// top
module top (
    input         clk,
    input         reset,
    output [31:0] PC,
    input  [31:0] Instr,
    output        MemWrite,
    output [31:0] DataAdr,
    output [31:0] WriteData,
    input  [31:0] ReadData
);
For scale: about 3,100 cells after synthesis, roughly 34,000 um2 of cells after synthesis.
Settings: LEC_CHECK=0, CAP_MARGIN=20, CORE_MARGIN=2, CORE_UTILIZATION=58, MAX_ROUTING_LAYER=met4, SETUP_SLACK_MARGIN=0.94, SLEW_MARGIN=20; clock period 5.79 ns.
run.sh (not shown) runs the stock make flow with config.mk's settings and CLKGATE_MAP_FILE=.
The starting point finished but failed the layout checks on negative setup slack.
Change:
CORE_UTILIZATION = 57   (was 58)
CTS_CLUSTER_DIAMETER = 44   (was default)
MAX_ROUTING_LAYER = default   (was met4)
PLACE_DENSITY = 0.6   (was default)
SETUP_SLACK_MARGIN = 1.68   (was 0.94)
clock period = 6.06 ns   (was 5.79 ns; I/O delays follow)
The changed run ran to the end with violations: negative setup slack.
Worst hold slack is better by 0.012 ns.
Worst setup slack gets better by 0.13 ns.
Cell area rose by 4.1%.
Critical path depth does not change.
First-iteration DRC count came out higher by 12%.
Clock power increases by 30%.
Total power came out higher by 5.6%.
Clock-buffer cell count rose by 20.
Register-to-register slack got worse by 0.10 ns.
Die size goes up by 1.7%.
Flip-flop count is unchanged.
Change:
CORE_UTILIZATION = 40   (was 57)
CTS_CLUSTER_DIAMETER = default   (was 44)
SETUP_SLACK_MARGIN = 5   (was 1.68)
clock period = 10.4 ns   (was 6.06 ns; I/O delays follow)
Now the flow ran to the end with no violations.
Utilization shrinks by 28 points.
Sequential cell count is unchanged.
Synthesized area stays the same.
Via count came out lower by roughly a tenth.
Register-to-register slack is better by 3.8 ns.
Global-route usage is lower by 18 points.
Final area shrinks by a few percent.
Combinational power goes down by well over a third.
Worst setup slack is better by 2.9 ns.
Change:
CORE_UTILIZATION = 57   (was 40)
PLACE_DENSITY = 0.64   (was 0.6)
SETUP_SLACK_MARGIN = -0.32   (was 5)
clock period = 5.8 ns   (was 10.4 ns; I/O delays follow)
What happened: Now the flow ran to the end with violations: negative setup slack. Clock power is higher by well over a third. Sequential power is higher by well over a third. Die size is lower by a quarter to a third. Wire length fell by a few percent. Non-clock buffer count grows by 270. Critical path depth drops by 1. First-iteration DRC count is higher by well over a third.


Setup of JK:
top again, from the RTL that the note above started with.
==> flow/config.mk <==
export PLATFORM = sky130hd
export DESIGN_NAME = top
export DESIGN_NICKNAME = top
export VERILOG_FILES = /design/flow/design.v
export SDC_FILE = /design/flow/constraint.sdc
export NUM_CORES = 4
export LEC_CHECK = 0
export CAP_MARGIN = 20
export CORE_MARGIN = 2
export CORE_UTILIZATION = 72
export CTS_CLUSTER_DIAMETER = 374
export CTS_CLUSTER_SIZE = 98
export PLACE_DENSITY = 0.6
export SETUP_SLACK_MARGIN = 5
export SLEW_MARGIN = 20
==> flow/constraint.sdc <==
create_clock -name core_clock -period 12.2 [get_ports {clk}]
set_input_delay 2.4400 -clock core_clock [delete_from_list [all_inputs] [get_ports {clk}]]
set_output_delay 2.4400 -clock core_clock [all_outputs]
set_load 0.01 [all_outputs]
Run status, JK: aborted in global routing, error GRT-0232
diff inputs: JK => MS
- CTS_CLUSTER_DIAMETER removed (was 374)
- CORE_UTILIZATION changed from 72 to 57
- CTS_CLUSTER_SIZE removed (was 98)
- PLACE_DENSITY removed (was 0.6)
- SETUP_SLACK_MARGIN removed (was 5)
- the clock period (ns, I/O delays scaled along) changed from 12.2 to 5.63
Notes after the runs:
Looking at horizontal die size, MS sits 27 microns above JK.
MS vs JK: post-CTS repair timing setup buffer count down by more than half
Number of clock sinks: JK vs MS, no meaningful difference
MS vs JK — count of instances resized after the clock tree is built dropped 278.
MS finished all stages; layout check result: FAIL, due to negative setup slack.
MS vs. JK: synthesized area level, standard cell core area climbed about 26%, standard cell area after detailed placement moved up, routability congestion estimate from global placement saw an increase.
For floorplan die area, dividing the value from JK by the value from MS gives 0.79.


Setup of run 1:
top again, from the RTL that the note above started with.
Settings: LEC_CHECK=0, CAP_MARGIN=20, CORE_MARGIN=2, CORE_UTILIZATION=61, MAX_ROUTING_LAYER=met4, PLACE_DENSITY=0.6, SETUP_SLACK_MARGIN=1.62, SLEW_MARGIN=20; clock period 5.84 ns.
As the logs show, run 1 stopped at 5_1_grt after a tool error, so it never reached the end of the flow.
--- input diff run 1..run 2 ---
Settings: CORE_UTILIZATION changed from 61 to 58; SETUP_SLACK_MARGIN changed from 1.62 to -0.5; the clock period (ns, I/O delays scaled along) changed from 5.84 to 8.48.
## What came out
The clock buffer count from CTS in run 2 sits about 3.4% below the value recorded for run 1. Run 1 → run 2: area of the chip now sits higher, final weighted congestion in routability-driven placement now sits lower, Yosys chip area now sits at about the same level. Width of the die was higher in the run labelled run 2. Nothing crashed in run 2 and all stages finished; the problem is that the final layout failed, the offending checks being setup timing. Between run 2 and run 1, site row count is higher for run 2, run 1 comes in under that. Run 2 ends up with a count of instances resized after the clock tree is built that is about 55% lower than in run 1.
Input-level comparison between run 3 and run 2:
Settings: SETUP_SLACK_MARGIN: -0.5 -> 0.64; the clock period (ns, I/O delays scaled along): 8.48 -> 5.84.
==> results <==
In terms of share of synthesized registers carrying an async set or reset, run 2 and run 3 differ only marginally. Run 3 reports its launch point of the critical path as Instr[2] while run 2 reports Instr[27]. On internal power summed over all cells, run 3 does worse than run 2. Run 3 vs. run 2: number of cells on the critical path decreased by 9.4% relative to the old numbers, summed standard-cell area reported by yosys was more or less identical, sequential share of layout area went down, clock insertion delay at the later pin of the skew report increased 30 ps. The flow completed for run 3, but it is not clean: the layout still shows setup timing. Count of placed standard cells in the final layout, fillers left out (run 3 / run 2): 1.08. Setup slack after layout ends up lower on run 3.
Changes in run 4 relative to run 3:
Settings: PLACE_DENSITY: 0.6 -> 0.72; CAP_MARGIN: 20 -> 30; SETUP_SLACK_MARGIN: 0.64 -> 0.09; the clock period (ns, I/O delays scaled along): 5.84 -> 5.79.
### Flow results
The runs compared here, run 3 and run 4, all ended either early or with open violations.
Run 3 finished all stages; however, its layout fails the closing checks, the failures being setup timing.
Relative to run 3, final-report setup violation count has increased by 11 in run 4.
Compared with run 3, in run 4 post-placement setup slack up 51 ps; overall power after layout saw an increase; total number of nets in the final design higher.
Power and IR drop assume default switching activity.
